job 7074:
==> flow/design.v (excerpt) <==
module ATM_TOP #(parameter  P_WIDTH = 16,
                            B_WIDTH = 20, 
							C_WIDTH = 6)
( 
    input   wire                    clk,
    input   wire                    rst,
	input wire [C_WIDTH-1:0]         card_number,
	input wire                       card_in,
    input wire                      button_0,
    input wire                      button_1,
    input wire                      button_2,
    input wire                      button_3,
    input wire                      button_4,
    input wire                      button_5,
    input wire                      button_6,
    input wire                      button_7,
    input wire                      button_8,
    input wire                      button_9,
    input wire                      enter_button,
    input wire                      cancel_button,
    input wire                      withdraw_button,
  ...
Size in the first run: ~1700 cells after synthesis, about 110 I/O pins, ~0.018 mm^2 of cells after synthesis.
Settings: LEC_CHECK=0, CAP_MARGIN=5, CORE_MARGIN=2, CORE_UTILIZATION=72, CTS_CLUSTER_SIZE=22, PLACE_DENSITY=0.66, SETUP_SLACK_MARGIN=-0.35, SLEW_MARGIN=20; clock period 3.7 ns.
run.sh (not shown) runs the stock make flow with config.mk's settings and CLKGATE_MAP_FILE=.
No crash in job 7074: every stage finished, but the layout fails its final checks due to negative setup slack.
Relative to job 7074, the following input files were edited for job 7584:
- a change of CAP_MARGIN from 5 to 20
- a change of PLACE_DENSITY from 0.66 to 0.4
- a change of CTS_CLUSTER_SIZE from 22 to 88
- a deleted SETUP_SLACK_MARGIN that had been -0.35
- a change of the clock period (ns, I/O delays scaled along) from 3.7 to 3.48
### Flow results
The number of vias after detailed routing of job 7584 exceeds that of job 7074 by 667. Number of maximum-capacitance constraint violations came out exactly the same in job 7584 and job 7074. The final report for job 7584 shows a completed flow and a layout that fails verification, specifically negative setup slack. Job 7074 -> job 7584: maximum clock skew at final layout flat.
### job 7584 -> job 661
- CTS_CLUSTER_SIZE removed (was 88)
- ABC_AREA newly set to 0
- PLACE_DENSITY_LB_ADDON newly set to 0.28
- PLACE_DENSITY removed (was 0.4)
- SETUP_SLACK_MARGIN newly set to 1.01
- CTS_CLUSTER_DIAMETER newly set to 196
- the clock period (ns, I/O delays scaled along) changed from 3.48 to 3.39
Notes after the runs:
- Job 661: aborted in global routing (5_1_grt) (tool error)
- For synthesized cell count, job 661 and job 7584 come out practically identical.
- Job 661 against job 7584: half-perimeter wire length after placement went up; number of distinct library cell variants in the gate-level netlist after synthesis about even.
Input-level comparison between job 1814 and job 661:
- CORE_UTILIZATION: 72 -> 61
- SETUP_SLACK_MARGIN: 1.01 -> 0.88
- ABC_AREA: 0 -> unset
- CTS_CLUSTER_DIAMETER: 196 -> unset
- PLACE_DENSITY_LB_ADDON: 0.28 -> unset
- the clock period (ns, I/O delays scaled along): 3.39 -> 3.96
### Flow results
Compared with job 661, in job 1814 post-placement setup slack went up by 360 ps; core footprint went up by about 18%; number of placed cells counting well taps went down by 1.1%.
Job 1814: all stages complete, timing, DRC and antenna checks passed
Any difference in post-synth area from yosys stat between job 661 and job 1814 is small enough to ignore.
The routability congestion estimate from global placement number comes out higher for job 661 vs job 1814.
For job 2143, these inputs were changed with respect to job 1814:
- a change of CAP_MARGIN from 20 to 5
- a change of CORE_UTILIZATION from 61 to 67
- a change of SETUP_SLACK_MARGIN from 0.88 to -0.35
- a change of the clock period (ns, I/O delays scaled along) from 3.96 to 3.7
==> comparison <==
A worst setup path startpoint of U0_user_interface.entry_value[12] is what job 2143 shows, while U0_user_interface.entry_value[8] belongs to job 1814. Compared with job 1814, job 2143 shows a area of the die that is about 9% lower. The vertical die size reported for job 2143 is smaller than that of job 1814 by about 4.5%. Job 2143 finished every stage; the final checks, however, were not passed, the failures being negative setup slack. Against job 1814, leakage power of the design in job 2143 came out better. For the via count, job 2143 came in about 1.7% higher than job 1814 did.
Here is what was changed in the inputs of job 4578 compared with job 2143.
- swapping 67 for 70 in CORE_UTILIZATION
- putting CTS_CLUSTER_DIAMETER at 196 where nothing was set
- swapping 5 for 20 in CAP_MARGIN
- clearing SETUP_SLACK_MARGIN, which used to be -0.35
- putting ABC_AREA at 1 where nothing was set
- swapping 3.7 for 2.97 in the clock period (ns, I/O delays scaled along)
==> results <==
Per the comparison of job 4578 with job 2143, fraction of met2 tracks used by global routing increased 12 points; yosys cell count increased about 50%; simple logic cell fraction of the synthesized area went up by 21 points; final-layout worst hold slack lost 160 ps. The setup slack of job 4578 is smaller than that of job 2143. Final checks on job 4578, whose flow otherwise completed, came back failing, citing negative setup slack. Job 4578 ended with more layout-stage area growth over the synthesis result than job 2143. In the reports for job 4578 and job 2143, the larger net count entering floorplan belongs to job 4578.


ATM_TOP again, from the RTL that the note above started with.
make LEC_CHECK=0 ABC_AREA=0 CAP_MARGIN=20 CORE_MARGIN=2 CORE_UTILIZATION=71 CTS_CLUSTER_DIAMETER=229 CTS_CLUSTER_SIZE=75 MAX_ROUTING_LAYER=met4 PLACE_DENSITY_LB_ADDON=0.01 SETUP_SLACK_MARGIN=0.91 SLEW_MARGIN=20 finish   # period 3.12 ns
The baseline never finished: it broke off in clock tree synthesis, error DPL-0033.
Then changed:
ABC_AREA = not set   (was 0)
CORE_UTILIZATION = 39   (was 71)
CTS_CLUSTER_DIAMETER = not set   (was 229)
CTS_CLUSTER_SIZE = not set   (was 75)
MAX_ROUTING_LAYER = not set   (was met4)
PLACE_DENSITY_LB_ADDON = not set   (was 0.01)
SETUP_SLACK_MARGIN = not set   (was 0.91)
clock period = 5.35 ns   (was 3.12 ns; I/O delays follow)
=> The new run finished clean; synthesized cell count is unchanged; die area is higher by well over a third; synthesized area does not change.


Starting RTL as in the previous note.
clock: 2.97 ns
lec_check: 0
abc_area: 1
cap_margin: 10
core_margin: 2
core_utilization: 72
cts_cluster_size: 74
gpl_routability_driven: 1
hold_slack_margin: 0.3
max_routing_layer: met5
min_routing_layer: met1
place_density: 0.67
setup_slack_margin: -0.18
slew_margin: 20
The first run produced a layout that fails on negative setup slack.
Rerun with:
CAP_MARGIN = 20   (was 10)
CTS_CLUSTER_DIAMETER = 375   (was default)
CTS_CLUSTER_SIZE = default   (was 74)
GPL_ROUTABILITY_DRIVEN = default   (was 1)
HOLD_SLACK_MARGIN = default   (was 0.3)
MAX_ROUTING_LAYER = default   (was met5)
MIN_ROUTING_LAYER = default   (was met1)
PLACE_DENSITY = default   (was 0.67)
SETUP_SLACK_MARGIN = default   (was -0.18)
clock period = 3.46 ns   (was 2.97 ns; I/O delays follow)
Result: With this change the flow finished clean; routed wire length drops by roughly a tenth; synthesized cell count stays the same; register-to-register slack gets better by 0.52 ns; sequential share of layout area went up by 2.2 points; hold slack gets worse by 0.29 ns.
Rerun with:
CAP_MARGIN = 0   (was 20)
CTS_CLUSTER_DIAMETER = 355   (was 375)
CTS_CLUSTER_SIZE = 96   (was default)
PLACE_DENSITY = 0.4   (was default)
clock period = 2.14 ns   (was 3.46 ns; I/O delays follow)
Outcome: The changed run ended with an error in clock tree synthesis (4_1_cts). Die size does not change. Synthesized area stays the same. Synthesized cell count is unchanged.
Power is estimated from default activity; no workload was simulated.
